Design TIA, start of the top module:
module TIA(A,  
			Din,  
			Dout,  
			CS_n,  
			CS,  
			R_W_n,  
			RDY,  
			MASTERCLK,  
			BUS_EN,  
			idump_in,  
			Ilatch,  
			HSYNC,  
			HBLANK,  
			VSYNC,  
			VBLANK,  
			COLOROUT,  
			RES_n,  
			audv0,  
			audv1);  
   input [5:0] A;
   input [7:0] Din;
   output [7:0] Dout;
   input [2:0] 	CS_n;
   input 	CS;
   input 	R_W_n;
   output 	RDY;
   input 	MASTERCLK;
   input 	BUS_EN;
   input [1:0] 	Ilatch; 			 
   input [3:0] 	idump_in; 		 
   output 	HSYNC, HBLANK;
   output 	VSYNC, VBLANK;
   output [7:0] COLOROUT;
   input wire	RES_n;
   output reg [3:0] audv0, audv1;
   reg [7:0] 	Dout;
   wire 	HSYNC;
   reg 		VSYNC, VBLANK;
   reg [7:0] 	hCount;
   reg [3:0] 	hCountReset;
   reg clk_30;
   reg [7:0] clk_30_count;
   wire [3:0] Idump;
   wire [1:0] latchedInputsValue;
   reg 	      inputLatchEnabled, inputLatchReset;
   reg [1:0]  latchedInputs;
   always @(posedge MASTERCLK  )  
   begin
		if (~RES_n) begin
			hCount <= 8'd0;
			hCountReset[3:1] <= 3'd0;
			clk_30 <= 0;
			clk_30_count <= 0;
			latchedInputs <= 2'b11;
		end
		else begin
			if (inputLatchReset)
				 latchedInputs <= 2'b11;
			 else
				 latchedInputs <= latchedInputs & Ilatch;
			if (clk_30_count == 57) begin
				 clk_30 <= ~clk_30;
				 clk_30_count <= 0;
			 end else begin
				 clk_30_count <= clk_30_count + 1;
			 end
	 		 if ((hCountReset[3]) ||(hCount == 8'd227))			 
			    hCount <= 8'd0;
			 else
				 hCount <= hCount + 8'd1;
			 hCountReset[3:1] <= hCountReset[2:0];
		end
   end  
   assign HSYNC = (hCount >= 8'd20) && (hCount <  8'd36);
   assign HBLANK = (hCount < 8'd68);
  ...
clock: 16.2 ns
lec_check: 0
cap_margin: 35
cell_pad_in_sites_detail_placement: 2
core_margin: 2
core_utilization: 40
cts_cluster_size: 50
min_routing_layer: met1
place_density_lb_addon: 0.23
setup_slack_margin: -0.06
slew_margin: 0
run.sh (not shown) runs the stock make flow with config.mk's settings and CLKGATE_MAP_FILE=.
Change:
CAP_MARGIN = 20   (was 35)
CELL_PAD_IN_SITES_DETAIL_PLACEMENT = default   (was 2)
CORE_UTILIZATION = 72   (was 40)
CTS_CLUSTER_SIZE = default   (was 50)
MAX_ROUTING_LAYER = met4   (was default)
MIN_ROUTING_LAYER = default   (was met1)
PLACE_DENSITY_LB_ADDON = 0.01   (was 0.23)
SETUP_SLACK_MARGIN = 2.33   (was -0.06)
SLEW_MARGIN = 20   (was 0)
clock period = 8.59 ns   (was 16.2 ns; I/O delays follow)
Result: The new run completed without violations; count of clock-buffer cells in the layout shrinks by 8; design area grows by about 6.5%; wire length shrinks by 17%; die area shrinks by about 44%; sequential share of layout area shrinks by 1.5 points; worst setup slack got worse by 3300 ps; combinational power grows by about 90%; sequential power grows by 88%; global-route usage grows by 15 points; power grows by 77%; hold slack is about the same.

* * *

run 1:
TIA again, from the RTL that the note above started with.
clock: 6.06 ns
lec_check: 0
abc_area: 1
cap_margin: 40
core_margin: 2
core_utilization: 72
cts_cluster_diameter: 363
cts_cluster_size: 15
gpl_routability_driven: 0
hold_slack_margin: 0.07
max_routing_layer: met4
place_density_lb_addon: 0.01
setup_slack_margin: 0.41
slew_margin: 20
The following lists how run 2 was set up differently from run 1:
- PLACE_DENSITY_LB_ADDON: 0.01 -> unset
- ABC_AREA: 1 -> unset
- CTS_CLUSTER_SIZE: 15 -> unset
- SETUP_SLACK_MARGIN: 0.41 -> 2.14
- HOLD_SLACK_MARGIN: 0.07 -> unset
- CTS_CLUSTER_DIAMETER: 363 -> unset
- GPL_ROUTABILITY_DRIVEN: 0 -> unset
- CORE_UTILIZATION: 72 -> 66
- MAX_ROUTING_LAYER: met4 -> unset
- CAP_MARGIN: 40 -> 20
- the clock period (ns, I/O delays scaled along): 6.06 -> 8.41
## What came out
Run 1 has a higher sequential-to-total area share from yosys stat than run 2. Fraction of area in multi-input gates, run 1 and run 2: larger value in run 2. Total clock network power shrinks by a few percent when moving from run 1 to run 2. The setup slack after layout in run 2 was higher than what run 1 gave.
The inputs of run 3 differ from those of run 2 as listed below.
- a change of SETUP_SLACK_MARGIN from 2.14 to 0.39
- an added CTS_CLUSTER_SIZE of 15
- an added PLACE_DENSITY_LB_ADDON of 0.01
- a change of CORE_UTILIZATION from 66 to 72
- an added GPL_ROUTABILITY_DRIVEN of 0
- an added HOLD_SLACK_MARGIN of 0.29
- an added ABC_AREA of 1
- an added MAX_ROUTING_LAYER of met4
- a change of the clock period (ns, I/O delays scaled along) from 8.41 to 6.06
==> results <==
Run 3: flow completed, timing, DRC and antenna clean. For chip area estimate from yosys synthesis, dividing the value from run 3 by the value from run 2 gives 0.918. Compared with run 2, run 3 shows final cell count that has gone up by more than 10%. Run 3 vs. run 2: sequential portion of the cell area rose by 2.3 points, height of the die shows a reduction of about 8%, final wirelength lower. Standard cell with the maximum stage delay on the critical path = a221o_2: run 2; standard cell with the maximum stage delay on the critical path = dfxtp_4: run 3. When run 3 is measured against run 2, its worst path setup slack after routing turns out 1.11 ns lower. Run 3 against run 2; logic depth of the worst path, buffers included is up by more than a quarter. Compared with run 2, chip area in run 3 decreased by more than 10%. Changes observed in run 3 relative to run 2: final total power +about 60%; count of cells along the worst register-to-register path now larger; global routing usage on met1 went up 2.6 points.
--- input diff run 3..run 4 ---
- changing SETUP_SLACK_MARGIN from 0.39 to 0.41
- changing HOLD_SLACK_MARGIN from 0.29 to 0.07
- setting CTS_CLUSTER_DIAMETER to 363 for the first time
[summary]
- [run 4 vs run 3] cell-internal power: lower in run 4
- The higher total length of routed met3 wires came out of run 3.
- Cmp run 4 and run 3 / clock buffer count in the final layout / lower: run 4
- In run 4 relative to run 3, clock buffer count from CTS had gone down by more than a quarter.
- Summary of run 4 over run 3: fraction of area in multi-input gates went up 1.3 points, floorplan row count flat, power after layout lower, via count of the first global-routing pass went down by 306, clock latency on the worst-skew pair went up.
- Run 4 and run 3 ended up with nearly the same maximum frequency from static timing analysis.
Power and IR drop assume default switching activity.
